File: design/flow/design.v
`timescale 1ns/1ns
module alu(
    input [3:0] op,
    input [WIDTH-1:0] a,
    input [WIDTH-1:0] b,
    output reg [WIDTH-1:0] result,
    input [3:0] cc_in,
    output logic [3:0] cc_out
);
parameter WIDTH = 16;
wire a_neg = a[WIDTH-1];
wire b_neg = b[WIDTH-1];
wire result_neg = result[WIDTH-1];
wire [WIDTH-1:0] carry_in = { 15'b0, cc_in[1] };
typedef enum logic [1:0] {
    CC_WB_NONE,
    CC_WB_NZCV,
    CC_WB_NZ
} cc_wb_type;
cc_wb_type cc_wb;
always_comb begin
    cc_out = cc_in;
    cc_wb = CC_WB_NONE;
    case (op)
          4'b0000: begin
            result = a + b;
        end
          4'b0001: begin
            cc_wb = CC_WB_NZCV;
            result = a + b + carry_in;
        end
          4'b0010: begin
            cc_wb = CC_WB_NZCV;
            result = a + b + carry_in;
        end
          4'b0011: begin
            cc_wb = CC_WB_NZCV;
            result = a - b;
        end
          4'b0100: begin
            cc_wb = CC_WB_NZCV;
            result = a - b - carry_in;
        end
          4'b0101: begin
            cc_wb = CC_WB_NZ;
            result = a & b;
        end
          4'b0110: begin
            cc_wb = CC_WB_NZ;
            result = a | b;
        end
          4'b0111: begin
            cc_wb = CC_WB_NZ;
            result = a ^ b;
        end
          4'b1000: begin
            cc_wb = CC_WB_NZ;
            result = a << b;
        end
          4'b1001: begin
            cc_wb = CC_WB_NZ;
            result = a >> b;
        end
          4'b1010: begin
            cc_wb = CC_WB_NZ;
            result = $signed(a) >>> b;  
        end
          4'b1011: begin
            cc_wb = CC_WB_NZ;
            result = ($signed(a) >>> b) | (a << (WIDTH-b));  
        end
          4'b1100: result = a + b;
          4'b1101: result = a + b;
                  default: result = 16'bX;
    endcase
    if (cc_wb == CC_WB_NZ || cc_wb == CC_WB_NZCV) begin
        cc_out[3] = result_neg;
        cc_out[2] = result == 16'b0;
    end
    if (cc_wb == CC_WB_NZCV) begin
        cc_out[1] = (a_neg & b_neg) ||  
            ((a_neg ^ b_neg) && !result_neg);  
        cc_out[0] = !(a_neg ^ b_neg) && (a_neg ^ result_neg);
    end
end
endmodule
`timescale 1ns/1ns
module regfile(
    input clk,
    input rst,
    input [RADDRWIDTH-1:0] raddr_a,
    output logic [REGWIDTH-1:0] rdata_a,
    input [RADDRWIDTH-1:0] raddr_b,
    output logic [REGWIDTH-1:0] rdata_b,
    input [RADDRWIDTH-1:0] raddr_c,
    output logic [REGWIDTH-1:0] rdata_c,
    input we,
    input [RADDRWIDTH-1:0] waddr,
    input [REGWIDTH-1:0] wdata
);
parameter RADDRWIDTH = 3;
parameter REGWIDTH = 16;
reg [REGWIDTH-1:0] r[2**RADDRWIDTH-1:1];
always_comb begin
    if (raddr_a != 0)
        rdata_a = r[raddr_a];
    else
        rdata_a = 0;
    if (raddr_b != 0)
        rdata_b = r[raddr_b];
    else
        rdata_b = 0;
    if (raddr_c != 0)
        rdata_c = r[raddr_c];
    else
        rdata_c = 0;
end
always_ff @(posedge clk) begin
    if (rst) begin
        for (int i = 1; i < 2**RADDRWIDTH; i++)
            r[i] <= 0;
    end else begin
        if (we && waddr != 0) begin
            r[waddr] <= wdata;
        end
    end
end
endmodule
`timescale 1ns/1ns
module cpu(
    input clk,
    input rst,
    output [IADDRWIDTH-1:0] addr,
    input  [DWIDTH-1:0] rdata,
    output logic [DWIDTH-1:0] wdata,
    output re,
    output we
);
localparam IADDRWIDTH = 16;
localparam IWIDTH = 16;
localparam DADDRWIDTH = 16;
localparam DWIDTH = 16;
logic ifetch_active;
logic load_active;
logic store_active;
logic [IADDRWIDTH-1:0] ifetch_address;
logic [IADDRWIDTH-1:0] load_store_address;
assign addr = (load_active || store_active) ? load_store_address :
                ifetch_active ? ifetch_address : 16'dX;
wire ifetch_bus_cycle = ifetch_active && !(load_active || store_active);
assign re = ifetch_active || load_active;
assign we = store_active;
reg [IADDRWIDTH-1:0] pc;
logic [IADDRWIDTH-1:0] s1_ifetch;
logic [IADDRWIDTH-1:0] pc_next;
logic s1_ifetch_valid;
logic s2_to_s1_take_branch;
logic s2_to_s1_stall;
logic [IADDRWIDTH-1:0] s2_pc_next;
assign ifetch_address = pc_next;
always_comb begin
    if (rst) begin
        pc_next = 16'hffff;
        ifetch_active = 0;
    end else if (s2_to_s1_stall) begin
        pc_next = pc;
        ifetch_active = 1;
    end else begin
        pc_next = s2_to_s1_take_branch ? s2_pc_next : pc + 16'd1;  
        ifetch_active = 1;
    end
    s1_ifetch = rdata;  
end
always_ff @(posedge clk) begin
    pc <= pc_next;
    s1_ifetch_valid <= ifetch_bus_cycle;
end
reg [IADDRWIDTH-1:0] ir;
reg [15:0] mem_immediate;
logic [15:0] mem_immediate_next;
reg [15:0] reg_lr;
reg [15:0] reg_sp;
reg [3:0]  reg_cc;
logic [15:0] reg_lr_next;
logic [15:0] reg_sp_next;
logic [3:0]  reg_cc_next;
wire reg_cc_n = reg_cc[3];
wire reg_cc_z = reg_cc[2];
wire reg_cc_c = reg_cc[1];
wire reg_cc_v = reg_cc[0];
wire [4:0] op = ir[15:11];
wire [3:0] alu_op = ir[14:11];
wire [2:0] reg_d = ir[10:8];
wire [2:0] reg_a = ir[7:5];
wire [1:0] reg_b_addr_mode = ir[4:3];
wire [2:0] reg_b = ir[2:0];
wire [15:0] reg_b_imm = ir[3] ? { 12'b111111111111, ir[3:0] } : { 12'b0, ir[3:0] };
wire is_load = (op == 5'b01100);
wire is_store = (op == 5'b01101);
wire [3:0] branch_cc = ir[13:10];
wire [15:0] branch_short_offset = ir[9] ? { 6'b111111, ir[9:0] } : { 6'b0, ir[9:0] };
wire branch_link = ir[9];
wire branch_reg_special = ir[3];
wire [2:0] branch_reg = reg_b;
logic [15:0] reg_a_out;
logic [15:0] reg_b_out;
logic [15:0] reg_d_out;
logic [15:0] alu_a_in;
logic [15:0] alu_b_in;
logic [15:0] alu_result;
logic [3:0] alu_cc;
logic do_reg_writeback;
logic [15:0] writeback_result;
logic reg_d_special;
typedef enum logic [2:0] {
    DECODE,
    IR_IMMEDIATE,
    LS1,
    LS2,
    BRANCH_DELAY
} state_t;
state_t state;
state_t state_next;
always_comb begin
    state_next = state;
    mem_immediate_next = mem_immediate;
    reg_cc_next = reg_cc;
    reg_lr_next = reg_lr;
    reg_sp_next = reg_sp;
    reg_d_special = 1'bX;
    s2_pc_next = 16'bX;
    alu_a_in = 16'bX;
    alu_b_in = 16'bX;
    s2_to_s1_take_branch = 0;
    s2_to_s1_stall = 0;
    do_reg_writeback = 0;
    writeback_result = 16'bX;
    load_active = 0;
    store_active = 0;
    wdata = 16'bX;
    load_store_address = 16'bX;
    casez (op)
    5'b10???: begin  
        if (branch_cc != 4'b1111) begin
            case (state)
                DECODE: begin
                    s2_pc_next = pc + branch_short_offset;
                    case (branch_cc)
                          4'b0000: s2_to_s1_take_branch = reg_cc_z;
                          4'b0001: s2_to_s1_take_branch = !reg_cc_z;
                       4'b0010: s2_to_s1_take_branch = reg_cc_c;
                       4'b0011: s2_to_s1_take_branch = !reg_cc_c;
                          4'b0100: s2_to_s1_take_branch = reg_cc_n;
                          4'b0101: s2_to_s1_take_branch = !reg_cc_n;
                          4'b0110: s2_to_s1_take_branch = reg_cc_v;
                          4'b0111: s2_to_s1_take_branch = !reg_cc_v;
                          4'b1000: s2_to_s1_take_branch = reg_cc_v && !reg_cc_z;
                          4'b1001: s2_to_s1_take_branch = !reg_cc_v || reg_cc_z;
                          4'b1010: s2_to_s1_take_branch = reg_cc_n == reg_cc_v;
                          4'b1011: s2_to_s1_take_branch = reg_cc_n != reg_cc_v;
                          4'b1100: s2_to_s1_take_branch = !reg_cc_z && (reg_cc_n == reg_cc_v);
                          4'b1101: s2_to_s1_take_branch = reg_cc_z || (reg_cc_n != reg_cc_v);
                          4'b1110: s2_to_s1_take_branch = 1;
                          4'b1111: s2_to_s1_take_branch = 0;
                    endcase
                    if (s2_to_s1_take_branch) begin
                        state_next = BRANCH_DELAY;
                    end
                end
                BRANCH_DELAY: begin
                    state_next = DECODE;
                end
                default: ;
            endcase
        end else if (branch_reg_special | branch_reg != 0) begin
            case (state)
                DECODE: begin
                    if (branch_reg_special) begin
                        case (branch_reg)
                            3'd0: s2_pc_next = reg_lr;
                            3'd1: s2_pc_next = reg_sp;
                            default: s2_pc_next = pc;  
                        endcase
                    end else begin
                        s2_pc_next = reg_b_out;
                    end
                    s2_to_s1_take_branch = 1;
                    state_next = BRANCH_DELAY;
                    if (branch_link) begin
                       reg_lr_next = pc;
                    end
                end
                BRANCH_DELAY: begin
                    state_next = DECODE;
                end
                default: ;
            endcase
        end else begin
            case (state)
                DECODE: begin
                    state_next = IR_IMMEDIATE;
                    mem_immediate_next = s1_ifetch;
                end
                IR_IMMEDIATE: begin
                    s2_pc_next = pc + mem_immediate;
                    s2_to_s1_take_branch = 1;
                    state_next = BRANCH_DELAY;
                    if (branch_link) begin
                       reg_lr_next = pc;
                    end
                end
                BRANCH_DELAY: begin
                    state_next = DECODE;
                end
                default: ;
            endcase
        end
    end  
    5'b00???,
    5'b010??: begin  
        alu_a_in = reg_a_out;
        writeback_result = alu_result;
        casez (reg_b_addr_mode)
            2'b0?: begin  
                alu_b_in = reg_b_imm;
                do_reg_writeback = 1;
                reg_cc_next = alu_cc;
            end
            2'b10: begin  
                alu_b_in = reg_b_out;
                do_reg_writeback = 1;
                reg_cc_next = alu_cc;
            end
            2'b11: begin  
                if (ir[2]) begin
                    case (state)
                        DECODE: begin
                            state_next = IR_IMMEDIATE;
                            mem_immediate_next = s1_ifetch;
                        end
                        IR_IMMEDIATE: begin
                            state_next = DECODE;
                            alu_b_in = mem_immediate;
                        end
                        default: ;
                    endcase
                end else begin
                    alu_b_in = 16'd0;
                end
                if (state_next == DECODE) begin
                    do_reg_writeback = 1;
                    reg_cc_next = alu_cc;
                    if (ir[1]) begin
                        do_reg_writeback = 0;
                        case (reg_d)
                            3'd0: reg_lr_next = alu_result;
                            3'd1: reg_sp_next = alu_result;
                            default: ;  
                        endcase
                    end
                    if (ir[0]) begin
                        case (reg_a)
                            3'd0: alu_a_in = reg_lr;
                            3'd1: alu_a_in = reg_sp;
                            default: alu_a_in = 16'd0;  
                        endcase
                    end
                end
            end
        endcase
    end  
    5'b0110?: begin  
        alu_a_in = reg_a_out;
        reg_d_special = 0;
        casez (reg_b_addr_mode)
            2'b0?: begin  
                alu_b_in = reg_b_imm;
            end
            2'b10: begin  
                alu_b_in = reg_b_out;
            end
            2'b11: begin  
                if (ir[2]) begin
                    case (state)
                        DECODE: begin
                            state_next = IR_IMMEDIATE;
                            mem_immediate_next = s1_ifetch;
                        end
                        IR_IMMEDIATE: begin
                            state_next = DECODE;
                            alu_b_in = mem_immediate;
                        end
                        default: ;
                    endcase
                end else begin
                    alu_b_in = 16'd0;
                end
                if (ir[1]) begin
                    reg_d_special = 1;
                end
                if (ir[0]) begin
                    case (reg_a)
                        3'd0: alu_a_in = reg_lr;
                        3'd1: alu_a_in = reg_sp;
                        default: alu_a_in = 16'd0;  
                    endcase
                end
            end
        endcase
        if (is_load) begin
            if (state_next != IR_IMMEDIATE) begin
                case (state)
                    IR_IMMEDIATE, DECODE: begin
                        state_next = LS1;
                        load_store_address = alu_result;
                        load_active = 1;
                        s2_to_s1_stall = 1;
                    end
                    LS1: begin
                        state_next = LS2;
                        s2_to_s1_stall = 1;
                        if (reg_d_special) begin
                            case (reg_d)
                                3'd0: reg_lr_next = rdata;
                                3'd1: reg_sp_next = rdata;
                                3'd2: ;  
                                3'd3: reg_cc_next = rdata[3:0];
                                default: ;  
                            endcase
                        end else begin
                            writeback_result = rdata;
                            do_reg_writeback = 1;
                        end
                    end
                    LS2: begin
                        state_next = DECODE;
                    end
                    default: ;
                endcase
            end
        end else begin
            if (state_next != IR_IMMEDIATE) begin
                case (state)
                    IR_IMMEDIATE, DECODE: begin
                        state_next = LS1;
                        load_store_address = alu_result;
                        store_active = 1;
                        s2_to_s1_stall = 1;
                        if (reg_d_special) begin
                            case (reg_d)
                                3'd0: wdata = reg_lr;
                                3'd1: wdata = reg_sp;
                                3'd2: wdata = pc;
                                3'd3: wdata = { 12'd0, reg_cc };
                                default: wdata = 16'd0;  
                            endcase
                        end else begin
                            wdata = reg_d_out;
                        end
                    end
                    LS1: begin
                        state_next = LS2;
                        s2_to_s1_stall = 1;
                    end
                    LS2: begin
                        state_next = DECODE;
                    end
                    default: ;
                endcase
            end
            if (state_next == LS1) begin
            end
        end
    end
    5'b0111?: begin  
    end
    5'b11???: begin  
    end
    endcase
end
always_ff @(posedge clk) begin
    if (rst) begin
        ir <= 0;
        state <= DECODE;
        mem_immediate <= 0;
        reg_cc <= 0;
        reg_lr <= 0;
        reg_sp <= 0;
    end else begin
        if (state_next == DECODE) begin
            if (s1_ifetch_valid) begin
                ir <= s1_ifetch;
            end else begin
                ir <= 0;  
            end
        end
        state <= state_next;
        mem_immediate <= mem_immediate_next;
        reg_cc <= reg_cc_next;
        reg_lr <= reg_lr_next;
        reg_sp <= reg_sp_next;
    end
end
regfile regs(
    .clk(clk),
    .rst(rst),
    .raddr_a(reg_a),
    .rdata_a(reg_a_out),
    .raddr_b(reg_b),
    .rdata_b(reg_b_out),
    .raddr_c(reg_d),
    .rdata_c(reg_d_out),
    .we(do_reg_writeback),
    .waddr(reg_d),
    .wdata(writeback_result)
);
alu alu(
    .op(alu_op),
    .a(alu_a_in),
    .b(alu_b_in),
    .result(alu_result),
    .cc_in(reg_cc),
    .cc_out(alu_cc)
);
endmodule
File: design/flow/run.sh
#!/bin/bash
# the make line also repeats each setting of config.mk as NAME=value (left out here)
make -C /OpenROAD-flow-scripts/flow DESIGN_CONFIG=/design/flow/config.mk WORK_HOME=/design/flow/orfs CLKGATE_MAP_FILE= finish
File: design/flow/config.mk
export PLATFORM = sky130hd
export DESIGN_NAME = cpu
export DESIGN_NICKNAME = cpu
export VERILOG_FILES = /design/flow/design.v
export SDC_FILE = /design/flow/constraint.sdc
export NUM_CORES = 4
export LEC_CHECK = 0
export CAP_MARGIN = 20
export CELL_PAD_IN_SITES_DETAIL_PLACEMENT = 2
export CORE_MARGIN = 2
export CORE_UTILIZATION = 16
export CTS_CLUSTER_SIZE = 82
export GPL_TIMING_DRIVEN = 1
export MAX_ROUTING_LAYER = met4
export PLACE_DENSITY = 0.41
export SLEW_MARGIN = 10
File: design/flow/constraint.sdc
create_clock -name core_clock -period 9.49 [get_ports {clk}]
set_input_delay 1.8980 -clock core_clock [delete_from_list [all_inputs] [get_ports {clk}]]
set_output_delay 1.8980 -clock core_clock [all_outputs]
set_load 0.01 [all_outputs]
==> results of run 1 <==
[metrics by stage]
step / total power, mW / setup slack [ns] / cells / hold slack [ns]
finish: 5.16 / 0.241 / 4402 / 0.546
floorplan: 2.81 / 2.08 / 2549 / 0.466
global route: 5.38 / 0.0233 / 4402 / 0.575
CTS: 5.12 / 0.0157 / 4398 / 0.543
global placement: 3.85 / 0.0640 / 4337 / 0.508
detailed placement: 3.89 / 0.0368 / 4342 / 0.530
[layout make-up]
| cell class | instances | area share (%) |
|---|---|---|
| multi-input combinational | 2041 | 57.1 |
| clock buffer | 38 | 3.12 |
| clock inverter | 18 | 0.804 |
| tap | 1781 | 8.57 |
| sequential | 229 | 22.6 |
| timing repair buffer | 196 | 6.37 |
| inverter | 99 | 1.43 |
[per-layer routing]
| metal | part of all wire, % | GRT usage [%] | up-vias |
|---|---|---|---|
| li1 | - | - | 9666 |
| met1 | 44 | 23.0 | 11735 |
| met2 | 45 | 27.4 | 837 |
| met3 | 6.1 | 2.29 | 219 |
| met4 | 4.7 | 6.94 | 0 |
| met5 | 0 | - | - |
[timing repair]
item                                    4_1_cts  5_1_grt
gates resized                                 6        9
buffers inserted                              0        2
pin swaps                                     0        1
endpoints found under the setup margin        2        4
hold buffers                                  0        0
endpoints found under the hold margin         0        0
==> CHANGELOG.md, run 1 <==
### Metrics

- Outcome: timing/DRC/antenna clean
- Combinational fraction of design power: 51.0%
- Combinational logic power: 2.63 mW
- GRT Total Usage: approximately 18%
- Die Y: 372 um
- H-tree depth: 1
- Mapped Cells: 2,534
- Slew headroom: about 25%
- PortBufs: 51
- Largest net degree at the start of global routing: 54
- Static Leak: 9.21 nW
- Antenna violations before repair: 2
- Flop-to-flop setup slack: 2.20 ns
- Syn avg cell area: 8.57 um2
- Yosys xor share: roughly 3.0%
- CP max stage cell: o32ai_1
- Area fraction in mux cells: 17.8%
- Crit-path cells: buf_4, buf_4, mux4_2, mux2i_1, o32ai_1, ha_1, and2_1, a21o_1, a221o_1, a31o_2, xor2_1, a2111oi_0, nand2_1, xnor2_1, a211oi_2, a32oi_2, nor2_1, nor2_1, clkdlybuf4s50_1
- Die width: 372 um
- Worst-path clk slew: roughly 0.06 ns
- Top Ports: 52
- Adder Area Share: 5.21%
- Flop+latch power: 1.32 mW
- Worst-case reg-to-reg path depth: 20
- Finished Core Util: between 15 and 20%
- Vias in the first global route: between 20,000 and 25,000
- Cell depth of the worst setup path: 19
- Fraction of registers with async set/reset: 0%
- Synth Flop Type: edfxtp_1
- HP Start: mem_immediate[1]
- Hold Path Stages: 2
- CTS tree: yes
- Crit path DRT: around 7.6 ns
- Finished Cell Area: between 20,000 and 30,000 um2
- Yosys Instances: 2,534
- Synth Register Bits: about 230
- Clock Root Buffer: clkbuf_16
- First-pass GRT wire length: approximately 170,000 um
- Count of warnings emitted by yosys: 3
- Routed WL: between 100,000 and 150,000 um
- TritonRoute pass-1 iters: 5
- Number of logged tool warnings: 57
- Nets: 2,703
- Yosys stat area: 21,700 um2
- P&R area growth vs syn: 19.6%
- WHS Endpoint: mem_immediate[1]
- CP delay by family, top: AND-OR/OR-AND gates
- Post-synth top area cell: edfxtp_1
- ANT nets after route: 0
- Crit path to: addr[13]
- HP Class: flip-flop to flip-flop
- Crit path launch type: flip-flop
- Worst slew pin tran: approximately 1.1 ns
- Antenna Cells: 0
- CP Max Fanout: 10
- Gate Area: ~15,000 um2
- Clock Sink Count: 229
- Pwr top: combinational cells
- Via-to-Cell Ratio: 5.10
- CP Buf/Inv Count: 3
- Final min period: 9.25 ns
- Residual DRC: 0
- Switching share of power: 46.1%
- Unique cell types: 111
- Worst Skew: 0.0558 ns
- Crit end category: output pin
- Grt total ovfl: 0
- Max Cap Violations: 0
- Final estimated routing congestion in global placement: 0.964
- Seq share, synth: ~27%
- FF+latch area: 5880 um2
- Synth top cell by count: nor2_1
- Seq pwr share: roughly a quarter
- DR vias: 22,457
- Core box area: 135,000 um2
- Initial core utilization: 16.1%
- Final setup violation count: 0
- Final Max Tran Viols: 0
- Post-synth EDFFs: 128
- Cell Area, Synth: 21,700 um2
- Max stage delay on crit path: 0.90 ns
- And+or+nand+nor area frac: 18.3%
- Fmax: 108 MHz
- Switching power: 2.38 mW
- Crit Path Class: flip-flop to output pin
- Crit path DAT: 7.35 ns
- Peak supply drop: 0.201 mV
- P per Cell Area: 199 nW/um2
- Top cells by area: edfxtp_1, dfxtp_1, mux2i_1, mux4_2, nor2_1
- Placed wire-length estimate: 94,800 um
- Clk latency of the worst-skew pair: approximately 0.64 ns
- Std cell rows: 135
- FF-to-FF End: reg_cc[2]
- Total CTS buffers: 30
- Top comb family, area: AND-OR/OR-AND gates
- Top-area cell share: 17.7%
- P_int: 2.78 mW
- Final hold violations: 0
- Aoi share: 23.1%
- Fill count: 15,617
- Post-synth top cells: nor2_1, nand2_1, mux2i_1, a21oi_1, edfxtp_1
- Post-DP Area: 24,900 um2
- Tcrit/Tclk final: between 90 and 100%
- First DRT Iteration DRCs: about 2,300
- Chip Footprint: ~140,000 um2
- RSZ-0062 raised after global routing: false
- Post-DR wirelength/cell: around 28 um
- Clk pwr share: a little under a quarter
- Clock Power: 1.21 mW
- Setup TNS after final layout: 0 ns
- Clk buf depth: 3
==> run 2, diff against run 1 <==
- CELL_PAD_IN_SITES_DETAIL_PLACEMENT: 2 -> not set
- CORE_UTILIZATION: 16 -> 40
- CTS_CLUSTER_SIZE: 82 -> not set
- GPL_TIMING_DRIVEN: 1 -> not set
- MAX_ROUTING_LAYER: met4 -> not set
- PLACE_DENSITY: 0.41 -> not set
- SLEW_MARGIN: 10 -> 20
- clock period: 9.49 -> 14.9 ns (I/O delays scaled with it)
==> run 2 against run 1 <==
Still clean on timing, DRC and antenna. Clock skew is 0.020 ns lower. Combinational power decreased by about 40%. Worst hold slack got worse by 0.030 ns. Largest cell class unchanged. Highest routed layer is now met5.
==> CHANGELOG.md, run 2 <==
### Metrics

- HP Class: flip-flop to flip-flop
- Top cells by area: edfxtp_1, dfxtp_1, mux2i_1, mux4_2, nor2_1
- Die width: roughly 240 um
- Count of warnings emitted by yosys: 3
- Yosys Instances: ~2,500
- PortBufs: 51
- Largest net degree at the start of global routing: 56
- Total CTS buffers: 28
- Seq pwr share: a little over a quarter
- Post-synth EDFFs: 128
- RSZ-0062 raised after global routing: false
- CP max stage cell: a2111oi_1
- Crit path DAT: between 9 and 10 ns
- Finished Core Util: 44.5%
- Top-area cell share: 17.7%
- Routed WL: 100,000 um
- Fmax: around 83 MHz
- Outcome: timing/DRC/antenna clean
- Grt total ovfl: 0
- Mapped Cells: 2,534
- TritonRoute pass-1 iters: 8
- Area fraction in mux cells: 17.8%
- Antenna violations before repair: 2
- Clk latency of the worst-skew pair: 0.60 ns
- Synth top cell by count: nor2_1
- First-pass GRT wire length: 145,000 um
- Reg-to-Reg Start: ir[0]
- Switching power: between 1 and 1.5 mW
- Nets: 2,629
- Placed cells: 3,189
- Yosys xor share: 3.04%
- Final estimated routing congestion in global placement: 1.02
- Crit end category: output pin
- Post-synth top cells: nor2_1, nand2_1, mux2i_1, a21oi_1, edfxtp_1
- Worst Skew: 0.0355 ns
- CP Buf/Inv Count: 5
- Yosys stat area: 21,700 um2
- Non-Filler Instances: 3,239
- Worst-case reg-to-reg path depth: 23
- # hold bufs at CTS: 0
- CP delay by family, top: simple AND/OR/NAND/NOR gates
- Combinational fraction of design power: 50.5%
- Switching share of power: around 45%
- Initial core utilization: 40.5%
- Max Cap Violations: 0
- Core box area: 53,700 um2
- Seq share, synth: 27.0%
- Cell depth of the worst setup path: 22
- Crit path launch type: flip-flop
- Residual DRC: 0
- HP Start: reg_sp[3]
- Synth Register Bits: 229
- Peak supply drop: 0.0906 mV
- Adder Area Share: 5.21%
- Hold Path Stages: 2
- Clock Power: 730 uW
- Antenna Cells: 0
- Final setup violation count: 0
- P_int: 1.72 mW
- Highest routed layer: met5
- Clock Root Buffer: clkbuf_16
- Hold WS: just over 0.5 ns
- Std cell rows: approximately 85
- CP Max Fanout: 29
- Top comb family, area: AND-OR/OR-AND gates
- H-tree depth: 1
- First DRT Iteration DRCs: 3,460
- Vias in the first global route: 20,349
- P per Cell Area: 131 nW/um2
- Met3 wire len: 12,300 um
- ANT nets after route: 0
- Flop+latch power: 817 uW
- Post-Route M1 WL: 41,900 um
- # resized after CTS: 0
- # Post-CTS Setup Buffers: 0
- Cell Area, Synth: 21,700 um2
- Number of logged tool warnings: 57
- Clk pwr share: 23.4%
- Tcrit/Tclk final: just over 80%
- Clock Sink Count: roughly 230
- Post-DR wirelength/cell: 30.9 um
- Pwr Total: approximately 3.1 mW
- Final Max Tran Viols: 0
- CP Launch Point: ir[0]
- Slew headroom: 12.7%
- P&R area growth vs syn: 10.1%
- Combinational logic power: 1.58 mW
- And+or+nand+nor area frac: 18.3%
- Crit-path cells: buf_4, or3_1, nand2_1, nor3_2, nor2_2, buf_4, inv_2, ha_1, inv_1, fa_1, o21bai_1, a21oi_1, o21ai_0, a21oi_1, xnor2_1, or4b_1, or4_1, nor3b_1, xor2_1, a2111oi_1, a22oi_1, clkdlybuf4s50_1
- Flop-to-flop setup slack: around 6.3 ns
- Crit Path Class: flip-flop to output pin
- FF-to-FF End: regs.r[4][15]
- Pwr top: combinational cells
- Via-to-Cell Ratio: 6.85
- Syn avg cell area: 8.57 um2
- Static Leak: 8.79 nW
- Fraction of registers with async set/reset: 0%
- Chip Footprint: 56,200 um2
- Post-synth top area cell: edfxtp_1
- Fill count: 5,325
- Synth Flop Type: edfxtp_1
- Final min period: around 12 ns
- Final hold violations: 0
- DR vias: ~22,000
- Worst-path clk slew: 0.06 ns
- Placed wire-length estimate: 74,500 um
- Gate Area: around 15,000 um2
- Unique cell types: 111
- Clk buf depth: 3
- Met2 routed WL: 41,600 um
- Worst slew pin tran: 1.31 ns
- Crit path to: addr[14]
- GRT Total Usage: 34.8%
- Aoi share: between 20% and 30%
- CTS tree: yes
- Setup TNS after final layout: 0 ns
- WHS Endpoint: reg_sp[3]
- Top Ports: 52
- Crit path DRT: 11.92 ns
- Max stage delay on crit path: between 1 and 1.5 ns
- FF+latch area: 5870 um2
- Die Y: 237 um
==> run 2: stage by stage <==
step                      instance area (um2)  setup slack (ns)
final                                   23900              2.83
after global routing                    23900              2.67
after CTS                               23900              3.13
after detailed placement                22900              3.79
after global placement                  22900              3.95
after floorplan                         21800              6.41
==> run 2: cell type report <==
type,count,share of cell area [%]
multi-input cells,2041,61.8
flip-flops and latches,229,24.6
repair buffers,124,4.42
well taps,696,3.64
clock buffers,35,3.17
inverters,99,1.55
clock inverters,15,0.858
==> run 2: metal layers <==
layer | vias up | global-route usage [%]
li1 | 9523 | -
met1 | 10858 | 50.1
met5 | - | 0.866
met4 | 6 | 11.9
met3 | 249 | 8.30
met2 | 1562 | 50.7
==> run 3, diff against run 2 <==
- CORE_UTILIZATION: 40 -> 58
- CTS_CLUSTER_DIAMETER: not set -> 31
- GPL_TIMING_DRIVEN: not set -> 1
- MAX_ROUTING_LAYER: not set -> met5
- clock period: 14.9 -> 6.77 ns (I/O delays scaled with it)
==> run 3 against run 2 <==
Now fails the layout checks on setup timing. Critical path depth down 2. Setup slack worse by 3.2 ns. First-iteration DRC count up 56%. Global-route usage up 24 points. Highest routed layer unchanged. Core utilization up 32 points. Power rose to 2.9 times the previous value. Clock power rose to 3.7 times the previous value. Largest cell class unchanged. Sequential cell count unchanged. Non-clock buffer count up 341.
==> CHANGELOG.md, run 3 <==
### Metrics

- P&R area growth vs syn: 29.8%
- Grt total ovfl: 0
- Initial core utilization: 59.1%
- Post-DR wirelength/cell: 34.2 um
- Die Y: 198 um
- Yosys xor share: 3.04%
- Flop-to-flop setup slack: about 0.51 ns
- Cell depth of the worst setup path: 20
- Flop+latch power: 1.82 mW
- TritonRoute pass-1 iters: 14
- Combinational fraction of design power: 50.9%
- Top comb family, area: AND-OR/OR-AND gates
- HP Start: state[4]
- P_int: 5.15 mW
- Yosys stat area: between 20,000 and 25,000 um2
- RSZ-0062 raised after global routing: true
- P per Cell Area: 323 nW/um2
- Total CTS buffers: roughly 53
- Hold Path Stages: 2
- First-pass GRT wire length: around 170,000 um
- Area fraction in mux cells: 17.8%
- Via-to-Cell Ratio: between 7 and 8
- Residual DRC: 0
- GRT Total Usage: 58.5%
- Pwr top: combinational cells
- Std cell rows: 70
- Synth Flop Type: edfxtp_1
- Clock Power: about 2.7 mW
- Synth Register Bits: 229
- Outcome: complete, but fails checks
- Crit path launch type: flip-flop
- Count of warnings emitted by yosys: 3
- Finished Cell Area: 28,200 um2
- Seq share, synth: a little over a quarter
- Tcrit/Tclk final: 106%
- DR vias: around 26,000
- Crit-path cells: a2111oi_4, buf_4, buf_4, o31a_1, buf_6, o32ai_2, buf_4, ha_4, a211o_1, a211o_1, a211o_1, nor2_2, or4b_4, or4_4, nor3b_4, xor2_2, a2111oi_4, buf_4, a22oi_2, buf_2
- CP max stage cell: or4b_4
- Combinational logic power: roughly 4.6 mW
- FF-to-FF End: reg_cc[2]
- Clock Sink Count: between 200 and 250
- Top-area cell share: 17.7%
- Post-DP Area: around 25,000 um2
- Seq pwr share: 19.9%
- Most common cell on crit path: buf_4
- Crit path DAT: roughly 5.8 ns
- Worst Skew: 0.0545 ns
- Failed Checks: setup timing
- CP Launch Point: state[0]
- Max Cap Violations: 0
- HP Class: flip-flop to flip-flop
- Crit end category: output pin
- Post-synth top area cell: edfxtp_1
- Syn avg cell area: 8.57 um2
- Post-synth EDFFs: 128
- Final estimated routing congestion in global placement: around 1.1
- H-tree depth: 2
- Worst-path clk slew: 0.05 ns
- Cell Area, Synth: around 22,000 um2
- PortBufs: 51
- Crit Path Class: flip-flop to output pin
- Fraction of registers with async set/reset: 0%
- Final setup violation count: 13
- First DRT Iteration DRCs: between 5,000 and 6,000
- Clk pwr share: 29.2%
- Final min period: 7.17 ns
- Adder Area Share: 5.21%
- Crit path to: addr[14]
- Max stage delay on crit path: 0.49 ns
- Clk buf depth: 3
- Unique cell types: 111
- Chip Footprint: 39,000 um2
- Yosys Instances: about 2,500
- ANT nets after route: 0
- Fin worst setup slack: -0.395 ns
- Post-synth top cells: nor2_1, nand2_1, mux2i_1, a21oi_1, edfxtp_1
- Routed WL: 116,000 um
- Slew headroom: 18.8%
- Static Leak: 11.1 nW
- Largest net degree at the start of global routing: 52
- Fmax: between 100 and 150 MHz
- Core box area: 36,800 um2
- Vias in the first global route: 24,578
- WHS Endpoint: state[4]
- CP delay by family, top: AND-OR/OR-AND gates
- Final Max Tran Viols: 0
- Final hold violations: 0
- Switching share of power: between 40% and 50%
- Nets: 2,995
- Top Ports: 52
- Clock Root Buffer: clkbuf_16
- Mapped Cells: 2,534
- Dpl ws: -0.882 ns
- Top cells by area: edfxtp_1, dfxtp_1, mux2i_1, mux4_2, nor2_1
- CTS tree: yes
- Antenna violations before repair: 7
- Worst slew pin tran: 1.22 ns
- CP Buf/Inv Count: 6
- Switching power: a little under 4 mW
- Worst-case reg-to-reg path depth: 24
- Clk latency of the worst-skew pair: between 0.6 and 0.7 ns
- Synth top cell by count: nor2_1
- CP Max Fanout: 5
- Die width: 198 um
- And+or+nand+nor area frac: between 10% and 20%
- Placed wire-length estimate: 78,900 um
- Number of logged tool warnings: 62
- Peak supply drop: 0.273 mV
- Crit path DRT: 5.42 ns
- Aoi share: 23.1%
==> run 3: what timing repair did <==
action / in CTS / in global routing
hold buffers: 0 / 0
gates resized: 175 / 89
setup endpoints to repair: 16 / 16
pin swaps: 64 / 48
cloned: 0 / 1
endpoints found under the hold margin: 0 / 0
setup buffers: 25 / 15
==> run 3: metrics by stage <==
stage	instances	utilization [%]	power [mW]	setup TNS (ns)	hold WS [ns]
after floorplan	2549	-	3.94	0	0.466
final	3400	76.7	9.12	-2.02	0.530
after detailed placement	3262	67.9	5.63	-1.99	0.513
after global routing	3400	76.7	9.22	-2.85	0.544
after global placement	3262	67.9	5.56	-1.59	0.505
after CTS	3384	75.2	8.52	-0.961	0.524
==> run 3: layout make-up <==
type / instances / area (um2)
inverter: 99 / 372
timing repair buffer: 465 / 3790
antenna: 1 / 2.50
multi-input combinational: 2041 / 15800
fill: 2468 / 8580
clock inverter: 40 / 468
tap: 468 / 586
sequential: 229 / 5890
clock buffer: 57 / 1340
==> run 3: routing by layer <==
metal | up-vias | routed length [um] | global-route usage [%]
met5 | - | 239 | 4.34
met4 | 12 | 13000 | 46.4
met3 | 1004 | 21100 | 30.3
met2 | 3017 | 44300 | 79.7
met1 | 12047 | 37500 | 68.2
li1 | 10280 | - | -
==> run 4, diff against run 3 <==
- CORE_UTILIZATION: 58 -> 47
- CTS_CLUSTER_DIAMETER: 31 -> 140
- GPL_TIMING_DRIVEN: 1 -> 0
==> run 4 against run 3 <==
Still fails the layout checks on setup timing. Sequential cell count unchanged. Global-route usage decreased by 14 points. Power down 15%. Clock power shrank 45%. Sequential share of layout area grew 0.92 points. Worst hold slack worse by 0.0012 ns. Largest cell class unchanged.
==> CHANGELOG.md, run 4 <==
### Metrics

- Outcome: complete, but fails checks
- Failed Checks: setup timing
- Antenna violations before repair: 6
- Clk buf depth: 3
- Crit-path cells: buf_8, a2111oi_4, buf_6, buf_6, o311ai_4, buf_12, o22a_4, inv_1, ha_4, inv_1, fa_2, o21bai_1, a21oi_2, xnor2_2, a211o_1, nor2_2, or4b_4, or4_4, nor3b_4, xor2_2, a2111oi_4, a22oi_2, buf_2
- Std cell rows: 78
- CP delay by family, top: AND-OR/OR-AND gates
- Largest net degree at the start of global routing: 17
- Top comb family, area: AND-OR/OR-AND gates
- P&R area growth vs syn: 24.3%
- Yosys xor share: ~3%
- Post-synth top cells: nor2_1, nand2_1, mux2i_1, a21oi_1, edfxtp_1
- Finished Core Util: between 50% and 60%
- Initial core utilization: between 40% and 50%
- And+or+nand+nor area frac: a little under a fifth
- Yosys stat area: between 20,000 and 25,000 um2
- Reg-to-Reg Start: ir[5]
- Hold Path Stages: 2
- HP Class: flip-flop to flip-flop
- GRT Total Usage: 44.7%
- WHS Endpoint: state[1]
- Top Ports: 52
- Chip Footprint: 48,000 um2
- Top cells by area: edfxtp_1, dfxtp_1, mux2i_1, mux4_2, nor2_1
- Crit path launch type: flip-flop
- Max Cap Violations: 0
- Clock Power: 1.48 mW
- Vias in the first global route: about 23,000
- PortBufs: ~51
- Finished Cell Area: 27,000 um2
- Clk latency of the worst-skew pair: 0.60 ns
- Combinational fraction of design power: 57.1%
- P_int: roughly 4.2 mW
- First DRT Iteration DRCs: 3,680
- Slew headroom: 21.8%
- Aoi share: 23.1%
- Fmax: 134 MHz
- Dpl ws: -2.45 ns
- Worst slew pin tran: 1.17 ns
- Total CTS buffers: 27
- Switching power: 3.55 mW
- Crit Path Class: flip-flop to output pin
- CP max stage cell: a2111oi_4
- Fraction of registers with async set/reset: 0%
- Worst-case reg-to-reg path depth: 20
- Crit path DRT: 5.42 ns
- Residual DRC: 0
- FF-to-FF End: reg_cc[2]
- P per Cell Area: about 290 nW/um2
- DR vias: 23,913
- Flop-to-flop setup slack: 0.08 ns
- Crit path to: addr[14]
- CP Max Fanout: 5
- Pwr top: combinational cells
- Nets: 2,865
- Placed wire-length estimate: 82,900 um
- Post-DP Area: 23,100 um2
- Routed WL: 109,000 um
- Static Leak: 9.93 nW
- Core box area: 45,500 um2
- Setup TNS after final layout: -3.94 ns
- Die Y: 219 um
- Peak supply drop: 0.206 mV
- Final hold violations: 0
- Area fraction in mux cells: 17.8%
- Mapped Cells: 2,534
- Post-synth top area cell: edfxtp_1
- Final estimated routing congestion in global placement: ~1.1
- Top-area cell share: 17.7%
- CP Launch Point: ir[2]
- CTS tree: yes
- Max stage delay on crit path: between 0.5 and 0.6 ns
- Crit end category: output pin
- Cell Area, Synth: 21,700 um2
- Syn avg cell area: 8.57 um2
- Grt total ovfl: 0
- RSZ-0062 raised after global routing: true
- Crit path DAT: 6.08 ns
- ANT nets after route: 0
- Switching share of power: 46.0%
- Worst Skew: approximately 0.053 ns
- Synth Flop Type: edfxtp_1
- Via-to-Cell Ratio: 7.07
- CP Buf/Inv Count: 7
- Tcrit/Tclk final: 110%
- H-tree depth: 1
- Count of warnings emitted by yosys: 3
- Seq share, synth: 27.0%
- Combinational logic power: 4.40 mW
- HP Start: state[1]
- Flop+latch power: 1.83 mW
- Final Max Tran Viols: 0
- Final setup violation count: 13
- Clock Root Buffer: clkbuf_16
- Final min period: 7.44 ns
- Post-DR wirelength/cell: 32.2 um
- Gate Area: 16,300 um2
- Worst-path clk slew: 0.07 ns
- Clk pwr share: a little under a fifth
- Cell depth of the worst setup path: 23
- Number of logged tool warnings: approximately 59
- Yosys Instances: 2,534
- Seq pwr share: between 20% and 30%
- Adder Area Share: 5.21%
- TritonRoute pass-1 iters: 9
- FF+latch area: 5890 um2
- First-pass GRT wire length: 156,000 um
- Synth Register Bits: 229
- Post-synth EDFFs: around 130
- Fin worst setup slack: -0.667 ns
- Pwr Total: slightly below 8 mW
- Die width: 219 um
- Unique cell types: 111
- Clock Sink Count: 229
- Fill count: 4,087
- Synth top cell by count: nor2_1
[run 4: layout make-up]
| type | count | area share, % |
|---|---|---|
| antenna | 6 | 0.0556 |
| buffer | 173 | 4.07 |
| clock buffer | 37 | 2.71 |
| clock inverter | 11 | 0.449 |
| inverter | 99 | 1.50 |
| multi-input combinational | 2041 | 60.5 |
| sequential | 229 | 21.8 |
| tap | 600 | 2.78 |
| timing repair buffer | 188 | 6.19 |
[run 4: through the flow]
| step | hold WS, ns | instances |
|---|---|---|
| 2_1_floorplan | 0.466 | 2549 |
| 3_3_place_gp | 0.494 | 3200 |
| 3_5_place_dp | 0.512 | 3203 |
| 4_1_cts | 0.519 | 3344 |
| 5_1_grt | 0.549 | 3379 |
| 6_report | 0.528 | 3384 |
[run 4: what timing repair did]
item                                   4_1_cts  5_1_grt
resized                                    370      124
hold buffers                                 0        0
pin swaps                                   87       68
setup endpoints to repair                  144       26
endpoints found under the hold margin        0        0
setup buffers                              101       38
[run 4: metal layers]
| layer | wire (um) | vias to the layer above | global-route usage (%) |
|---|---|---|---|
| met5 | 22 | - | 1.67 |
| met4 | 8230 | 4 | 26.4 |
| met3 | 14800 | 472 | 14.1 |
| li1 | - | 9993 | - |
| met1 | 41500 | 11519 | 58.4 |
| met2 | 44500 | 1925 | 64.5 |
==> run 5, diff against run 4 <==
- CAP_MARGIN: 20 -> 30
- CELL_PAD_IN_SITES_DETAIL_PLACEMENT: not set -> 2
- CELL_PAD_IN_SITES_GLOBAL_PLACEMENT: not set -> 0
- CORE_ASPECT_RATIO: not set -> 1.06
- CORE_MARGIN: 2 -> 4
- CORE_UTILIZATION: 47 -> 59
- CTS_CLUSTER_DIAMETER: 140 -> 196
- CTS_CLUSTER_SIZE: not set -> 97
- MAX_ROUTING_LAYER: met5 -> not set
- MIN_ROUTING_LAYER: not set -> met2
- PLACE_DENSITY_LB_ADDON: not set -> 0.16
- TNS_END_PERCENT: not set -> 15
- clock period: 6.77 -> 6.53 ns (I/O delays scaled with it)
==> run 5 against run 4 <==
The run now fails in 3_5_place_dp. Synthesized area stayed put. Die size is 17% lower. Synthesized cell count stayed put.
==> CHANGELOG.md, run 5 <==
## Implementation

- Seq share, synth: 27.0%
- Final estimated routing congestion in global placement: 1.45
- Yosys Instances: ~2,500
- Synth top cell by count: nor2_1
- Initial core utilization: 59.7%
- Post-synth EDFFs: between 100 and 150
- Cell Area, Synth: 21,700 um2
- Top-area cell share: 17.7%
- Std cell rows: 72
- Yosys xor share: 3.04%
- PortBufs: a little over 50
- Synth Flop Type: edfxtp_1
- Top cells by area: edfxtp_1, dfxtp_1, mux2i_1, mux4_2, nor2_1
- Post-synth top cells: nor2_1, nand2_1, mux2i_1, a21oi_1, edfxtp_1
- Fraction of registers with async set/reset: 0%
- Synth Register Bits: ~230
- Exit stage: 3_5_place_dp
- Top Ports: 52
- Chip Footprint: 40,000 um2
- Die Y: just over 200 um
- Core box area: 36,400 um2
- Syn avg cell area: between 8 and 9 um2
- Area fraction in mux cells: between 15 and 20%
- Aoi share: 23.1%
- Post-synth top area cell: edfxtp_1
- Top comb family, area: AND-OR/OR-AND gates
- Yosys stat area: around 22,000 um2
- Mapped Cells: 2,534
- Unique cell types: roughly 110
- Die width: 194 um
- First Error: [ERROR DPL-0033] detailed placement checks failed during check placement.
- And+or+nand+nor area frac: between 10% and 20%
- Adder Area Share: 5.21%
- Count of warnings emitted by yosys: 3
- Outcome: stopped before the end
run 5: metrics by stage:
step              area (um2)  std cells  hold slack [ns]  setup slack, ns
floorplan              21800       2549            0.466          -0.0494
global placement       22900       3081            0.491            -3.01
==> run 6, diff against run 5 <==
- CAP_MARGIN: 30 -> 35
- CELL_PAD_IN_SITES_DETAIL_PLACEMENT: 2 -> 1
- CELL_PAD_IN_SITES_GLOBAL_PLACEMENT: 0 -> 1
- CORE_ASPECT_RATIO: 1.06 -> 0.54
- CORE_MARGIN: 4 -> 2
- CORE_UTILIZATION: 59 -> 54
- CTS_CLUSTER_DIAMETER: 196 -> 113
- CTS_CLUSTER_SIZE: 97 -> not set
- GPL_TIMING_DRIVEN: 0 -> 1
- MIN_ROUTING_LAYER: met2 -> met1
- PLACE_DENSITY_LB_ADDON: 0.16 -> 0.1
- SLEW_MARGIN: 20 -> 35
- TNS_END_PERCENT: 15 -> not set
- clock period: 6.53 -> 14.3 ns (I/O delays scaled with it)
==> run 6 against run 5 <==
Synthesized area did not move. Die size grew 4.9%. The run now finishes clean. Synthesized cell count unchanged.
==> CHANGELOG.md, run 6 <==
### Metrics

- Seq share, synth: between 20% and 30%
- Yosys stat area: around 22,000 um2
- Flop-to-flop setup slack: between 5 and 6 ns
- PortBufs: 51
- Via-to-Cell Ratio: 8.48
- Hold WS: between 0.5 and 0.6 ns
- Synth Flop Type: edfxtp_1
- Initial core utilization: a little under three fifths
- Highest routed layer: met5
- CP Launch Point: ir[2]
- H-tree depth: 1
- Fraction of registers with async set/reset: 0%
- Crit Path Class: flip-flop to output pin
- Clk pwr share: 18.0%
- Top comb family, area: AND-OR/OR-AND gates
- Post-synth EDFFs: roughly 130
- Std cell rows: 53
- Switching power: 1.70 mW
- Worst Skew: 0.0230 ns
- # resized after CTS: 0
- Pwr top: combinational cells
- Placed cells: 3,021
- Grt total ovfl: 0
- Crit path DAT: 9.15 ns
- Yosys Instances: 2,534
- Met2 routed WL: 43,300 um
- CP max stage cell: o311ai_0
- Slew headroom: around a quarter
- Fill count: 4,532
- Tcrit/Tclk final: a little over four fifths
- Post-synth top cells: nor2_1, nand2_1, mux2i_1, a21oi_1, edfxtp_1
- Worst slew pin tran: 1.11 ns
- # Post-CTS Setup Buffers: 0
- Met3 wire len: 27,300 um
- GRT Total Usage: 58.4%
- Final setup violation count: 0
- ANT nets after route: 0
- Crit-path cells: buf_4, or3_1, buf_4, nand2_1, nor3_2, nor2_2, buf_4, inv_2, ha_1, inv_1, fa_1, o21bai_1, a21oi_1, o21ai_1, nand3_1, a311oi_1, nor2_1, o311ai_0, nand4_1, mux2i_1, nor4_2, nor2_1, a21o_1, clkdlybuf4s50_1
- Reg-to-Reg Start: ir[2]
- Residual DRC: 0
- Area fraction in mux cells: approximately 18%
- Flop+latch power: 870 uW
- Hold Path Stages: 2
- Worst-path clk slew: roughly 0.070 ns
- CP Max Fanout: 31
- Chip Footprint: 41,900 um2
- Final estimated routing congestion in global placement: 1.11
- Clk latency of the worst-skew pair: 0.56 ns
- Most common cell on crit path: buf_4
- Max stage delay on crit path: roughly 0.83 ns
- Static Leak: 8.69 nW
- Cell Area, Synth: between 20,000 and 25,000 um2
- Clk buf depth: 3
- Synth Register Bits: 229
- Mapped Cells: 2,534
- Max Cap Violations: 0
- Total CTS buffers: 21
- Antenna violations before repair: 8
- Number of logged tool warnings: around 57
- Adder Area Share: 5.21%
- And+or+nand+nor area frac: 18.3%
- Top-area cell share: 17.7%
- Largest net degree at the start of global routing: 73
- FF-to-FF End: regs.r[2][15]
- Nets: 2,629
- Aoi share: between 20% and 30%
- # hold bufs at CTS: 0
- Pwr Total: 3.37 mW
- Outcome: timing/DRC/antenna clean
- Final hold violations: 0
- Placed wire-length estimate: 93,500 um
- Non-Filler Instances: 3,068
- Combinational logic power: 1.89 mW
- Clock Sink Count: 229
- CP delay by family, top: simple AND/OR/NAND/NOR gates
- Vias in the first global route: 24,305
- Post-synth top area cell: edfxtp_1
- Final Max Tran Viols: 0
- WHS Endpoint: reg_sp[6]
- Crit path launch type: flip-flop
- RSZ-0062 raised after global routing: false
- First-pass GRT wire length: between 150,000 and 200,000 um
- Post-Route M1 WL: 45,800 um
- HP Start: reg_sp[6]
- Post-DR wirelength/cell: between 40 and 50 um
- Switching share of power: between 50% and 60%
- Clock Power: roughly 610 uW
- Syn avg cell area: between 8 and 9 um2
- TritonRoute pass-1 iters: 13
- Top Ports: 52
- Setup TNS after final layout: 0 ns
- Top cells by area: edfxtp_1, dfxtp_1, mux2i_1, mux4_2, nor2_1
- P per Cell Area: 143 nW/um2
- Crit path DRT: 11.44 ns
- Crit path to: addr[15]
- Core box area: 39,300 um2
- Seq pwr share: roughly a quarter
- Routed WL: 126,000 um
- Worst-case reg-to-reg path depth: 24
- CP Buf/Inv Count: 6
- Count of warnings emitted by yosys: 3
- P_int: 1.67 mW
- Die Y: 151 um
- Die width: 277 um
- P&R area growth vs syn: 8.67%
- Finished Core Util: between 60 and 70%
- CTS tree: yes
- Fmax: 83.2 MHz
- Yosys xor share: under 10%
- Crit end category: output pin
- Final min period: 12.01 ns
- Combinational fraction of design power: a little under three fifths
- First DRT Iteration DRCs: 5,920
- Synth top cell by count: nor2_1
- HP Class: flip-flop to flip-flop
- Unique cell types: 111
- DR vias: 26,008
- Clock Root Buffer: clkbuf_16
- Cell depth of the worst setup path: 24
- Peak supply drop: 0.129 mV
run 6: routing by layer:
layer  GRT usage (%)  vias to the layer above
met1            73.8                    12422
met4            24.8                       38
li1                -                     9508
met3            41.3                      882
met5            21.4                        -
met2            72.1                     3158
run 6: metrics by stage:
| step | instance area [um2] | setup slack, ns |
|---|---|---|
| floorplan | 21800 | 5.93 |
| finish | 23600 | 2.29 |
| detailed placement | 22800 | 3.22 |
| global route | 23600 | 2.21 |
| CTS | 23500 | 2.64 |
| global placement | 22800 | 3.48 |
run 6: area by class of cell:
cell class                      count  area, um2  area share, %
Clock inverter                     12        108          0.456
Timing Repair Buffer              131       1120           4.73
Tap cell                          522        653           2.77
Antenna cell                        9       22.5         0.0954
Multi-Input combinational cell   2041      14900           63.2
Clock buffer                       25        551           2.33
Inverter                           99        372           1.57
Sequential cell                   229       5870           24.9
==> run 7, diff against run 6 <==
- CAP_MARGIN: 35 -> 20
- CELL_PAD_IN_SITES_DETAIL_PLACEMENT: 1 -> not set
- CELL_PAD_IN_SITES_GLOBAL_PLACEMENT: 1 -> 2
- CORE_ASPECT_RATIO: 0.54 -> not set
- CORE_UTILIZATION: 54 -> 40
- CTS_CLUSTER_DIAMETER: 113 -> not set
- GPL_ROUTABILITY_DRIVEN: not set -> 0
- GPL_TIMING_DRIVEN: 1 -> not set
- MIN_ROUTING_LAYER: met1 -> not set
- PLACE_DENSITY_LB_ADDON: 0.1 -> not set
- SLEW_MARGIN: 35 -> 20
- clock period: 14.3 -> 10.0 ns (I/O delays scaled with it)
==> run 7 against run 6 <==
Synthesized cell count unchanged. Routed wire length shrank 17%. Design area rose by 2.3%. Power up 42%. First-iteration DRC count shrank 56%. Sequential share of layout area decreased by 0.57 points. Clock power is 93% higher. Core utilization down 15 points. Sequential cell count unchanged. Final cell count is 6.1% higher.
==> CHANGELOG.md, run 7 <==
### Metrics

- Die Y: ~240 um
- Fmax: 103 MHz
- Top Ports: 52
- CP Buf/Inv Count: 2
- Max stage delay on crit path: 0.69 ns
- Nets: 2,643
- Combinational fraction of design power: 49.5%
- Worst-case reg-to-reg path depth: 17
- P per Cell Area: 198 nW/um2
- First DRT Iteration DRCs: about 2,600
- Number of logged tool warnings: 59
- TritonRoute pass-1 iters: 8
- Pwr top: combinational cells
- Crit end category: output pin
- Outcome: timing/DRC/antenna clean
- Peak supply drop: 0.135 mV
- Fin worst setup slack: roughly 0.29 ns
- Post-synth top cells: nor2_1, nand2_1, mux2i_1, a21oi_1, edfxtp_1
- Final min period: 9.71 ns
- First-pass GRT wire length: 150,000 um
- Aoi share: 23.1%
- Flop-to-flop setup slack: 2.44 ns
- Yosys stat area: 21,700 um2
- Total CTS buffers: 28
- Clk pwr share: 24.4%
- Switching share of power: 44.5%
- Slew headroom: 20.5%
- Combinational logic power: 2.37 mW
- Hold Path Stages: 2
- Area fraction in mux cells: 17.8%
- Mapped Cells: between 2,000 and 3,000
- Switching power: between 2 and 2.5 mW
- FF-to-FF End: regs.r[2][14]
- CP Max Fanout: 14
- Worst slew pin tran: 1.16 ns
- Crit-path cells: and3b_1, o311ai_2, o22a_1, ha_1, inv_1, fa_1, a21o_1, a211o_1, a21oi_1, xor2_1, o211ai_1, nor3_1, xor2_1, a221oi_1, o2111ai_1, o22ai_1, nor2_1, a21o_1, clkdlybuf4s50_1
- CTS tree: yes
- Crit path to: addr[9]
- Antenna violations before repair: 4
- Routed WL: between 100,000 and 150,000 um
- Tcrit/Tclk final: a little over nine tenths
- Dpl ws: 0.782 ns
- Synth Flop Type: edfxtp_1
- Vias in the first global route: 20,816
- Crit Path Class: flip-flop to output pin
- Worst Skew: 0.0108 ns
- ANT nets after route: 0
- Residual DRC: 0
- Reg-to-Reg Start: state[0]
- H-tree depth: 1
- CP delay by family, top: AND-OR/OR-AND gates
- Post-DR wirelength/cell: 32.2 um
- HP Class: flip-flop to flip-flop
- CP max stage cell: o311ai_2
- Final hold violations: 0
- HP Start: reg_sp[14]
- Crit path DAT: 7.71 ns
- DR vias: 21,857
- Synth Register Bits: 229
- Non-Filler Instances: 3,255
- Yosys xor share: ~3.0%
- Via-to-Cell Ratio: 6.71
- P_int: 2.66 mW
- Top-area cell share: 17.7%
- Unique cell types: 111
- PortBufs: 51
- Top cells by area: edfxtp_1, dfxtp_1, mux2i_1, mux4_2, nor2_1
- Initial core utilization: approximately two fifths
- Clock Power: 1.17 mW
- Final setup violation count: 0
- Std cell rows: 85
- Setup TNS after final layout: 0 ns
- Seq pwr share: between 20% and 30%
- Cell depth of the worst setup path: 19
- Flop+latch power: 1.25 mW
- Chip Footprint: 56,200 um2
- CP Launch Point: state[0]
- Crit path DRT: 8.00 ns
- Syn avg cell area: 8.57 um2
- Antenna Cells: 0
- GRT Total Usage: a little over a third
- And+or+nand+nor area frac: between 10% and 20%
- Core box area: 53,700 um2
- Adder Area Share: 5.21%
- Clock Root Buffer: clkbuf_16
- Cell Area, Synth: 21,700 um2
- Largest net degree at the start of global routing: 53
- WHS Endpoint: reg_sp[14]
- Synth top cell by count: nor2_1
- Placed cells: roughly 3,200
- Yosys Instances: 2,534
- Crit path launch type: flip-flop
- Count of warnings emitted by yosys: 3
- Clk buf depth: 3
- Max Cap Violations: 0
- Static Leak: 8.92 nW
- Top comb family, area: AND-OR/OR-AND gates
- RSZ-0062 raised after global routing: false
- Post-synth EDFFs: 128
- # hold bufs at CTS: 0
- Worst-path clk slew: 0.06 ns
- Clk latency of the worst-skew pair: around 0.59 ns
- P&R area growth vs syn: 11.2%
- Finished Core Util: 45.0%
- Placed wire-length estimate: 80,700 um
- Clock Sink Count: approximately 230
- Die width: 237 um
- Post-synth top area cell: edfxtp_1
- Grt total ovfl: 0
- Fraction of registers with async set/reset: 0%
- Seq share, synth: between 20% and 30%
- Final Max Tran Viols: 0
[run 7: what timing repair did]
| item | CTS | global route |
|---|---|---|
| setup buffers | 0 | 0 |
| resized | 0 | 5 |
| endpoints found under the setup margin | 0 | 5 |
| endpoints found under the hold margin | 0 | 0 |
[run 7: cell type report]
class	instances	area, um2
inverters	99	372
clock inverters	13	246
flip-flops and latches	229	5870
multi-input cells	2041	14800
repair buffers	138	1190
well taps	696	871
clock buffers	39	802
fillers	5321	29500
[run 7: metrics by stage]
stage / hold WS [ns] / power (mW) / instance area [um2]
final: 0.518 / 4.79 / 24200
after global routing: 0.518 / 4.98 / 24200
after CTS: 0.505 / 4.72 / 24100
after detailed placement: 0.495 / 3.55 / 23100
after global placement: 0.491 / 3.56 / 23100
after floorplan: 0.466 / 2.67 / 21800
[run 7: routing by layer]
layer	wire (um)	vias up	global-route usage [%]
met4	6990	2	20.1
met3	8760	273	5.75
li1	-	9561	-
met1	42100	10814	47.8
met2	46900	1207	58.0
met5	13	-	0
==> run 8, diff against run 7 <==
- CELL_PAD_IN_SITES_DETAIL_PLACEMENT: not set -> 2
- CORE_ASPECT_RATIO: not set -> 0.79
- CORE_MARGIN: 2 -> 4
- CORE_UTILIZATION: 40 -> 59
- CTS_CLUSTER_DIAMETER: not set -> 196
- CTS_CLUSTER_SIZE: not set -> 97
- GPL_ROUTABILITY_DRIVEN: 0 -> not set
- GPL_TIMING_DRIVEN: not set -> 1
- MIN_ROUTING_LAYER: not set -> met2
- PLACE_DENSITY_LB_ADDON: not set -> 0.16
- TNS_END_PERCENT: not set -> 65
- clock period: 10.0 -> 6.53 ns (I/O delays scaled with it)
==> run 8 against run 7 <==
The run now fails in 3_1_place_gp_skip_io. Die size shrank 29%. Synthesized area is the same. Synthesized cell count unchanged.
==> CHANGELOG.md, run 8 <==
## Implementation

- Synth Register Bits: 229
- Seq share, synth: 27.0%
- Adder Area Share: 5.21%
- Yosys Instances: 2,534
- Chip Footprint: 40,000 um2
- Post-synth top area cell: edfxtp_1
- Count of warnings emitted by yosys: 3
- And+or+nand+nor area frac: 18.3%
- Yosys xor share: between 3 and 4%
- Core box area: 36,400 um2
- Unique cell types: approximately 110
- Die Y: 179 um
- Outcome: stopped before the end
- Top-area cell share: 17.7%
- Die width: 224 um
- Top cells by area: edfxtp_1, dfxtp_1, mux2i_1, mux4_2, nor2_1
- Synth Flop Type: edfxtp_1
- Initial core utilization: 59.7%
- Exit stage: 3_1_place_gp_skip_io
- Syn avg cell area: 8.57 um2
- Post-synth EDFFs: 128
- Synth top cell by count: nor2_1
- Area fraction in mux cells: 17.8%
- Std cell rows: 62
- Mapped Cells: 2,534
- First Error: [ERROR FLW-0024] Place density exceeds 1.0 (current PLACE_DENSITY_LB_ADDON =  0.16). Please check if the value of  PLACE_DENSITY_LB_ADDON is between 0 and 0.99.
- Post-synth top cells: nor2_1, nand2_1, mux2i_1, a21oi_1, edfxtp_1
- Yosys stat area: ~22,000 um2
- Cell Area, Synth: 21,700 um2
- Fraction of registers with async set/reset: 0%
- Aoi share: approximately 23%
- Top comb family, area: AND-OR/OR-AND gates
==> run 9, diff against run 8 <==
- ABC_AREA: not set -> 0
- CAP_MARGIN: 20 -> 40
- CORE_ASPECT_RATIO: 0.79 -> not set
- CORE_MARGIN: 4 -> 2
- CORE_UTILIZATION: 59 -> 47
- CTS_CLUSTER_DIAMETER: 196 -> 387
- CTS_CLUSTER_SIZE: 97 -> 35
- GPL_ROUTABILITY_DRIVEN: not set -> 1
- GPL_TIMING_DRIVEN: 1 -> 0
- MAX_ROUTING_LAYER: not set -> met5
- PLACE_DENSITY_LB_ADDON: 0.16 -> 0.19
- SETUP_SLACK_MARGIN: not set -> 0.44
- SLEW_MARGIN: 20 -> 5
- TNS_END_PERCENT: 65 -> not set
- clock period: 6.53 -> 6.77 ns (I/O delays scaled with it)
==> run 9 against run 8 <==
The run fails in 4_1_cts. Synthesized area unchanged. Synthesized cell count unchanged. Die size increased by 20%.
==> CHANGELOG.md, run 9 <==
## Implementation

- Core box area: 45,500 um2
- Top Ports: 52
- Synth top cell by count: nor2_1
- Exit stage: 4_1_cts
- Die Y: roughly 220 um
- First Error: [ERROR DPL-0033] detailed placement checks failed during check placement.
- Final estimated routing congestion in global placement: about 1.3
- Chip Footprint: 48,000 um2
- Yosys Instances: 2,534
- Fraction of registers with async set/reset: 0%
- Initial core utilization: between 40% and 50%
- Die width: 219 um
- Syn avg cell area: 8.57 um2
- Yosys stat area: 21,700 um2
- Outcome: stopped before the end
- Aoi share: 23.1%
- Top comb family, area: AND-OR/OR-AND gates
- Placed wire-length estimate: 104,000 um
- Post-synth top area cell: edfxtp_1
- Adder Area Share: 5.21%
- Synth Flop Type: edfxtp_1
- Post-synth top cells: nor2_1, nand2_1, mux2i_1, a21oi_1, edfxtp_1
- Std cell rows: 78
- Post-synth EDFFs: ~130
- Placed cells: about 3,200
- Mapped Cells: 2,534
- Cell Area, Synth: between 20,000 and 25,000 um2
- And+or+nand+nor area frac: between 10% and 20%
- Count of warnings emitted by yosys: 3
- Yosys xor share: 3.04%
- Top cells by area: edfxtp_1, dfxtp_1, mux2i_1, mux4_2, nor2_1
- Seq share, synth: between 20% and 30%
- Unique cell types: 111
- Synth Register Bits: 229
- PortBufs: around 51
- Top-area cell share: 17.7%
- Area fraction in mux cells: roughly 18%
==> run 9: stage by stage <==
step	worst slack (ns)	hold slack (ns)	cell area, um2
2_1_floorplan	0.440	0.466	21800
3_3_place_gp	-3.12	0.497	23100
3_5_place_dp	-2.40	0.516	23600
==> run 10, diff against run 9 <==
- ABC_AREA: 0 -> not set
- CAP_MARGIN: 40 -> 20
- CELL_PAD_IN_SITES_DETAIL_PLACEMENT: 2 -> not set
- CELL_PAD_IN_SITES_GLOBAL_PLACEMENT: 2 -> not set
- CORE_UTILIZATION: 47 -> 65
- CTS_CLUSTER_DIAMETER: 387 -> not set
- CTS_CLUSTER_SIZE: 35 -> not set
- GPL_ROUTABILITY_DRIVEN: 1 -> not set
- GPL_TIMING_DRIVEN: 0 -> not set
- MAX_ROUTING_LAYER: met5 -> not set
- MIN_ROUTING_LAYER: met2 -> not set
- PLACE_DENSITY_LB_ADDON: 0.19 -> not set
- SETUP_SLACK_MARGIN: 0.44 -> not set
- SLEW_MARGIN: 5 -> 20
- clock period: 6.77 -> 8.13 ns (I/O delays scaled with it)
==> run 10 against run 9 <==
Now fails the layout checks on setup timing. Synthesized area unchanged. Die size decreased by 27%. Synthesized cell count unchanged.
==> CHANGELOG.md, run 10 <==
### Metrics

- Routed WL: 99,900 um
- FF-to-FF End: regs.r[5][14]
- Crit path DAT: 6.56 ns
- Crit-path cells: buf_4, mux2i_1, a22oi_1, a31oi_1, inv_2, nor4_4, and4_1, nand2_1, buf_4, o21ai_0, o21ai_0, a211oi_1, o32a_1, a41oi_1, buf_4, a21oi_1, clkdlybuf4s50_1
- CP Max Fanout: 16
- Yosys stat area: approximately 22,000 um2
- Worst slew pin tran: 1.27 ns
- Aoi share: 23.1%
- Seq share, synth: 27.0%
- Synth Register Bits: ~230
- DR vias: about 24,000
- Setup TNS after final layout: -0.0593 ns
- Dpl ws: -0.237 ns
- Die Y: 187 um
- Final hold violations: 0
- Reg-to-Reg Start: ir[6]
- Post-DR wirelength/cell: 32.8 um
- Fmax: 122 MHz
- Max stage delay on crit path: 0.73 ns
- PortBufs: between 50 and 60
- Area fraction in mux cells: 17.8%
- Final min period: 8.19 ns
- Synth Flop Type: edfxtp_1
- Slew headroom: 15.3%
- # hold bufs at CTS: 0
- CP delay by family, top: AND-OR/OR-AND gates
- Vias in the first global route: around 23,000
- Total CTS buffers: 25
- CP max stage cell: a31oi_1
- Final setup violation count: 1
- WHS Endpoint: reg_sp[3]
- Flop+latch power: 1.53 mW
- Std cell rows: 66
- Clk buf depth: 3
- TritonRoute pass-1 iters: 15
- P per Cell Area: around 240 nW/um2
- Mapped Cells: 2,534
- Cell depth of the worst setup path: 17
- Adder Area Share: 5.21%
- Via-to-Cell Ratio: roughly 8
- Switching power: around 2.7 mW
- Cell Area, Synth: 21,700 um2
- Final Max Tran Viols: 0
- Grt total ovfl: 0
- Failed Checks: setup timing
- Max Cap Violations: 0
- Fraction of registers with async set/reset: 0%
- Switching share of power: 45.8%
- Combinational logic power: 3.06 mW
- Tcrit/Tclk final: 101%
- Outcome: complete, but fails checks
- Worst Skew: 0.0317 ns
- Pwr Total: 5.86 mW
- Post-synth top cells: nor2_1, nand2_1, mux2i_1, a21oi_1, edfxtp_1
- Yosys Instances: about 2,500
- Nets: approximately 2,700
- Clk latency of the worst-skew pair: 0.57 ns
- Chip Footprint: 34,900 um2
- Final estimated routing congestion in global placement: about 1.2
- Number of logged tool warnings: 59
- Post-DP Area: ~23,000 um2
- Crit path to: addr[2]
- Initial core utilization: 66.4%
- Crit Path Class: flip-flop to output pin
- Crit path launch type: flip-flop
- Worst-case reg-to-reg path depth: 19
- Syn avg cell area: about 8.6 um2
- Unique cell types: 111
- Core box area: 32,700 um2
- Finished Core Util: roughly 74%
- Top cells by area: edfxtp_1, dfxtp_1, mux2i_1, mux4_2, nor2_1
- Post-synth top area cell: edfxtp_1
- First DRT Iteration DRCs: 4,981
- GRT Total Usage: 55.5%
- Clock Power: about 1.3 mW
- Placed wire-length estimate: 71,200 um
- Worst-path clk slew: about 0.07 ns
- ANT nets after route: 0
- Peak supply drop: 0.247 mV
- Top-area cell share: between 10% and 20%
- Static Leak: approximately 9 nW
- Pwr top: combinational cells
- Combinational fraction of design power: 52.3%
- Top Ports: 52
- Seq pwr share: about a quarter
- Largest net degree at the start of global routing: 60
- Fin worst setup slack: -0.0593 ns
- Residual DRC: 0
- P_int: ~3.2 mW
- HP Class: flip-flop to flip-flop
- Top comb family, area: AND-OR/OR-AND gates
- P&R area growth vs syn: 11.5%
- CTS tree: yes
- Die width: between 150 and 200 um
- Crit end category: output pin
- HP Start: reg_sp[3]
- Clock Root Buffer: clkbuf_16
- CP Buf/Inv Count: 5
- Crit path DRT: 6.50 ns
- First-pass GRT wire length: 146,000 um
- Clock Sink Count: 229
- Post-synth EDFFs: ~130
- Clk pwr share: between 20% and 30%
- Most common cell on crit path: buf_4
- Hold Path Stages: 2
- Finished Cell Area: 24,200 um2
- And+or+nand+nor area frac: 18.3%
- H-tree depth: 1
- Flop-to-flop setup slack: about 1.4 ns
- Count of warnings emitted by yosys: 3
- Synth top cell by count: nor2_1
- Yosys xor share: 3.04%
- Antenna violations before repair: 8
-- run 10: through the flow --
stage	std cells	hold slack [ns]
after floorplan	2549	0.466
after global placement	2985	0.502
after detailed placement	2985	0.515
after CTS	3033	0.524
after global routing	3040	0.553
final	3042	0.524
-- run 10: layout make-up --
class | count | area [um2]
Fill cell | 2401 | 8470
Timing Repair Buffer | 182 | 1540
Clock buffer | 28 | 637
Inverter | 99 | 372
Antenna cell | 3 | 7.51
Sequential cell | 229 | 5880
Tap cell | 442 | 553
Clock inverter | 18 | 244
Multi-Input combinational cell | 2041 | 15000
-- run 10: repair_timing --
item | 4_1_cts | 5_1_grt
endpoints found under the setup margin | 6 | 11
cloned | 1 | 0
pin swaps | 1 | 4
resized | 23 | 30
setup buffers | 1 | 5
-- run 10: per-layer routing --
metal | vias up | global-route usage [%] | wire [um]
met5 | - | 1.24 | 142
met4 | 8 | 37.9 | 9680
met3 | 813 | 26.8 | 18800
met2 | 2734 | 77.5 | 39000
met1 | 11146 | 67.3 | 32300
li1 | 9640 | - | -
No activity file was given, so power comes from the tool's default toggle rates.
